==> job 633 <==
// fp_adder_top
module fp_adder_top (
    input  logic        clk,
    input  logic        rst,
    input  logic        start,
    input  logic [31:0] operand_normalized_ieee_a,
    input  logic [31:0] operand_normalized_ieee_b,
    input  logic        op,
    output logic [31:0] final_sum,
    output logic        finish,
    output logic        zero,
    output logic        overflow,
    output logic        underflow
);
Settings: LEC_CHECK=0, ABC_AREA=0, CAP_MARGIN=20, CELL_PAD_IN_SITES_GLOBAL_PLACEMENT=1, CORE_ASPECT_RATIO=0.5, CORE_MARGIN=2, CORE_UTILIZATION=40, CTS_CLUSTER_DIAMETER=268, CTS_CLUSTER_SIZE=99, SLEW_MARGIN=0; clock period 40.0 ns.
run.sh (not shown) runs the stock make flow with config.mk's settings and CLKGATE_MAP_FILE=.
==> job 8121 (differences from job 633) <==
- ABC_AREA: 0 -> 1
- CELL_PAD_IN_SITES_GLOBAL_PLACEMENT: 1 -> default
- CORE_UTILIZATION: 40 -> 72
- CTS_CLUSTER_DIAMETER: 268 -> 298
- CTS_CLUSTER_SIZE: 99 -> 15
- PLACE_DENSITY_LB_ADDON: default -> 0.21
- SETUP_SLACK_MARGIN: default -> 4.78
- SLEW_MARGIN: 0 -> 20
==> flow/constraint.sdc (replaced) <==
create_clock -name core_clock -period 15.9 [get_ports {clk}]
set_input_delay 3.1800 -clock core_clock [delete_from_list [all_inputs] [get_ports {clk}]]
set_output_delay 3.1800 -clock core_clock [all_outputs]
set_load 0.01 [all_outputs]
==> job 8050 (differences from job 633) <==
- ABC_AREA: 0 -> 1
- CELL_PAD_IN_SITES_GLOBAL_PLACEMENT: 1 -> 2
- CORE_ASPECT_RATIO: 0.5 -> 1.14
- CORE_MARGIN: 2 -> 4
- CTS_CLUSTER_DIAMETER: 268 -> 319
- CTS_CLUSTER_SIZE: 99 -> 10
- GPL_ROUTABILITY_DRIVEN: default -> 0
- GPL_TIMING_DRIVEN: default -> 1
- HOLD_SLACK_MARGIN: default -> 0.12
- MIN_ROUTING_LAYER: default -> met1
- SLEW_MARGIN: 0 -> 30
- TNS_END_PERCENT: default -> 75
==> job 2803 (differences from job 633) <==
- ABC_AREA: 0 -> 1
- CORE_ASPECT_RATIO: 0.5 -> 1.18
- CORE_MARGIN: 2 -> 8
- CORE_UTILIZATION: 40 -> 15
- CTS_CLUSTER_DIAMETER: 268 -> default
- CTS_CLUSTER_SIZE: 99 -> default
- GPL_ROUTABILITY_DRIVEN: default -> 1
- GPL_TIMING_DRIVEN: default -> 0
- PLACE_DENSITY: default -> 0.89
- SETUP_SLACK_MARGIN: default -> 5.0
- SLEW_MARGIN: 0 -> 5
- TNS_END_PERCENT: default -> 25
==> flow/constraint.sdc (replaced) <==
create_clock -name core_clock -period 59.1 [get_ports {clk}]
set_input_delay 11.8200 -clock core_clock [delete_from_list [all_inputs] [get_ports {clk}]]
set_output_delay 11.8200 -clock core_clock [all_outputs]
set_load 0.01 [all_outputs]
==> notes <==
Job 2803 completed with no timing, DRC or antenna violations. Job 8121 never finished: it broke off in detailed placement. Job 633 completed without violations. Job 8050 finished with timing, DRC and antenna clean. Clock skew: job 2803 is lower than job 633 (0.0045 ns). Against job 8050, the worst hold slack of job 2803 is worse by 0.0028 ns. The highest first-iteration DRC count belongs to job 633, the lowest to job 2803. Against job 633, the synthesized cell count of job 8121 is higher by about 19%. Final cell count: job 2803 > job 8050 > job 633. Non-clock buffer count, highest first: job 633, job 2803, job 8050. Maximum frequency: job 633 is smaller than job 8050 (7.5%). Wire length: job 2803 is lower than job 633 (27%).

* * *

==> trial 95 <==
==> flow/design.v <==
module adder_floating_point(
							input logic signed [31:0]  operand_normalized_ieee_a , operand_normalized_ieee_b , 
							output logic signed [31:0]  final_sum , 
							output logic zero ,
							output logic overflow ,
							output logic underflow ,
							input logic op 
							);
logic carrynan;
logic signed [24:0]  fraction_a , fraction_b ; 
logic signed [24:0] sum ; 
logic [7:0] exponent_a , exponent_b , positive_difference , biggest_exponent;
logic signB;
always_comb
	begin
	sum = 0;
	carrynan = 0;
	overflow = 0;
	underflow = 0;
	signB=op^operand_normalized_ieee_b[31];
		fraction_a [22:0] = operand_normalized_ieee_a [22:0] ;
		fraction_a[23] = 1 ;
		fraction_a[24] = 0 ;
		exponent_a = operand_normalized_ieee_a [30:23] ;
		fraction_b [22:0] = operand_normalized_ieee_b [22:0] ;
		fraction_b[23] = 1 ;
		fraction_b[24] = 0 ;
		exponent_b = operand_normalized_ieee_b [30:23] ;
	if(exponent_a >= exponent_b)
		begin	
			positive_difference = exponent_a - exponent_b;
			fraction_b >>>= positive_difference ;
			biggest_exponent = exponent_a ; 
		end
	else 
		begin
			positive_difference = exponent_b - exponent_a;
			fraction_a>>>= positive_difference ;
			biggest_exponent = exponent_b;
		end
		if (&exponent_a & ~&exponent_b)
			final_sum = operand_normalized_ieee_a ;
		else if (&exponent_b & ~&exponent_a)
			begin	
			final_sum[30:0] = operand_normalized_ieee_b[30:0] ;
			final_sum[31] = signB ;
			end
		else if (&exponent_a & &exponent_b )
			begin
					if (operand_normalized_ieee_a[31] != signB)
							final_sum = 32'b01111111100000000000000000000001 ;
						else 
							begin
								{carrynan,final_sum[22:0]} = fraction_a + fraction_b ;
								final_sum[31] = operand_normalized_ieee_a[31];
								final_sum [30:23] = biggest_exponent ;
								if(carrynan)
									final_sum = 32'b01111111100000000000000000000001 ;
							end
			end
		else if ((operand_normalized_ieee_a==0)&(operand_normalized_ieee_b==0))
						final_sum = 32'b0;
		else if ((~&exponent_a & ~&exponent_b) & (operand_normalized_ieee_a[22:0] == operand_normalized_ieee_b[22:0]) & (operand_normalized_ieee_a[31] != signB) & (exponent_a == exponent_b) )
						final_sum = 32'b0;
			else
				begin
if(operand_normalized_ieee_a[31]==signB)
begin
		sum = fraction_a + fraction_b;	
		final_sum[31]=operand_normalized_ieee_a[31];
		if (sum[24] == 1 )
		begin
			biggest_exponent= biggest_exponent + 1 ;
			sum=sum>>1;
end					
end
else
if (exponent_a > exponent_b)
begin
			sum = fraction_a - fraction_b;	
      final_sum[31]=operand_normalized_ieee_a[31];
end
else if (exponent_a < exponent_b)
  begin
		sum = fraction_b - fraction_a;	
final_sum[31]=signB;
end
else if (fraction_a>=fraction_b)
  begin
		sum=fraction_a - fraction_b;
    final_sum[31]=operand_normalized_ieee_a[31];
end
else
  begin
		sum=fraction_b - fraction_a;
	final_sum[31]=signB;
	end
        if (sum[23]==0)
        for(int i =0 ; i<=23;i=i+1)	
        begin
          if(sum[23]==0)
          begin
            if (biggest_exponent>=1) 
            begin	
            biggest_exponent=biggest_exponent-1;
            sum=sum<<1;
            end
          end
        end
 if (sum[24] == 1 )
		begin
			biggest_exponent= biggest_exponent + 1 ;
			sum=sum>>1;
			end     
final_sum[30:23]=biggest_exponent;
final_sum[22:0]=sum[22:0];
		end
if (biggest_exponent == 0)
			begin
			underflow = 1 ; 
			end
else if (biggest_exponent > 8'd254)
			begin
			overflow = 1 ;
			end
zero = (~|final_sum);
end
endmodule
module fp_adder_top (
    input  logic        clk,
    input  logic        rst,
    input  logic        start,
    input  logic [31:0] operand_normalized_ieee_a,
    input  logic [31:0] operand_normalized_ieee_b,
    input  logic        op,
    output logic [31:0] final_sum,
    output logic        finish,
    output logic        zero,
    output logic        overflow,
    output logic        underflow
);
  logic [31:0] a_q, b_q;
  logic        op_q, valid_q;
  logic [31:0] sum_d;
  logic        zero_d, overflow_d, underflow_d;
  always_ff @(posedge clk) begin
    a_q  <= operand_normalized_ieee_a;
    b_q  <= operand_normalized_ieee_b;
    op_q <= op;
    if (rst) valid_q <= 1'b0;
    else     valid_q <= start;
  end
  adder_floating_point u_add (
      .operand_normalized_ieee_a(a_q),
      .operand_normalized_ieee_b(b_q),
      .final_sum(sum_d),
      .zero(zero_d),
      .overflow(overflow_d),
      .underflow(underflow_d),
      .op(op_q)
  );
  always_ff @(posedge clk) begin
    final_sum <= sum_d;
    zero      <= zero_d;
    overflow  <= overflow_d;
    underflow <= underflow_d;
    if (rst) finish <= 1'b0;
    else     finish <= valid_q;
  end
endmodule
==> flow/run.sh <==
#!/bin/bash
# the make line also repeats each setting of config.mk as NAME=value (left out here)
make -C /OpenROAD-flow-scripts/flow DESIGN_CONFIG=/design/flow/config.mk WORK_HOME=/design/flow/orfs CLKGATE_MAP_FILE= finish
==> flow/config.mk <==
export PLATFORM = sky130hd
export DESIGN_NAME = fp_adder_top
export DESIGN_NICKNAME = fp_adder_top
export VERILOG_FILES = /design/flow/design.v
export SDC_FILE = /design/flow/constraint.sdc
export NUM_CORES = 4
export LEC_CHECK = 0
export ABC_AREA = 1
export CAP_MARGIN = 0
export CORE_ASPECT_RATIO = 0.5
export CORE_MARGIN = 2
export CORE_UTILIZATION = 72
export CTS_CLUSTER_DIAMETER = 298
export CTS_CLUSTER_SIZE = 14
export PLACE_DENSITY_LB_ADDON = 0.19
export SETUP_SLACK_MARGIN = 4.78
export SLEW_MARGIN = 20
==> flow/constraint.sdc <==
create_clock -name core_clock -period 15.9 [get_ports {clk}]
set_input_delay 3.1800 -clock core_clock [delete_from_list [all_inputs] [get_ports {clk}]]
set_output_delay 3.1800 -clock core_clock [all_outputs]
set_load 0.01 [all_outputs]
==> build 72 (differences from trial 95) <==
Settings changed: CAP_MARGIN 0 to 20, CORE_ASPECT_RATIO 0.5 to default, CORE_UTILIZATION 72 to 68, CTS_CLUSTER_DIAMETER 298 to 225, CTS_CLUSTER_SIZE 14 to 73, MAX_ROUTING_LAYER from default to met4, PLACE_DENSITY_LB_ADDON 0.19 to default, SETUP_SLACK_MARGIN 4.78 to -2.0.
==> flow/constraint.sdc (replaced) <==
create_clock -name core_clock -period 34.8 [get_ports {clk}]
set_input_delay 6.9600 -clock core_clock [delete_from_list [all_inputs] [get_ports {clk}]]
set_output_delay 6.9600 -clock core_clock [all_outputs]
set_load 0.01 [all_outputs]
==> trial 31 (differences from trial 95) <==
Settings changed: CAP_MARGIN 0 to 20, CELL_PAD_IN_SITES_GLOBAL_PLACEMENT from default to 1, CORE_ASPECT_RATIO 0.5 to default, CORE_UTILIZATION 72 to 40, CTS_CLUSTER_DIAMETER 298 to 268, CTS_CLUSTER_SIZE 14 to 99, PLACE_DENSITY_LB_ADDON 0.19 to default, SETUP_SLACK_MARGIN 4.78 to default, SLEW_MARGIN 20 to 0.
==> flow/constraint.sdc (replaced) <==
create_clock -name core_clock -period 40.0 [get_ports {clk}]
set_input_delay 8.0000 -clock core_clock [delete_from_list [all_inputs] [get_ports {clk}]]
set_output_delay 8.0000 -clock core_clock [all_outputs]
set_load 0.01 [all_outputs]
==> out/results.ini <==
[placement]
hpwlAfterDp_um = 74700
gp_congestion = 1.17

[clock_tree]
numCtsBuffers = 9

[outcome]
status = timing/DRC/antenna clean

[yosys]
postSynthNetCount = 5484
ys_ff = 102

[floorplan]
rows = 73
fp-utilization_pct = 68.5
design.core.area_um2 = 39500
die-width_um = 204

[routing]
top_layer = met4

[end of results for build 72]
==> out/results.ini <==
[floorplan]
fp-utilization_pct = 72.8
rows = 50
die-width_um = 278
pin_count = 104
design.core.area_um2 = 37200

[outcome]
error_line = [ERROR DPL-0038] Utilization greater than 100%, impossible to legalize
status = stopped before the end
stop_stage = detailed placement (3_5_place_dp)

[yosys]
postSynthNetCount = 5484
area_leaders = nand2_1 (24%), o21ai_0 (11%), inv_1 (11%), dfxtp_1 (7.5%), nand3_1 (6.7%)
largest_area_cell = nand2_1
ys_ff = 102

[end of results for trial 95]
==> out/results.ini <==
[floorplan]
design.core.area_um2 = 67200

[outcome]
status = timing/DRC/antenna clean

[routing]
top_layer = met4

[yosys]
postSynthNetCount = 5484
ys_ff = 102

[grt]
grt_usage_pct = 29.0
grt_pass1_vias = 29700

[clock_tree]
numCtsBuffers = 9

[placement]
gp_congestion = 0.980
hpwlAfterDp_um = 87400

[critical_path]
critPathLaunchType = register

[end of results for trial 31]
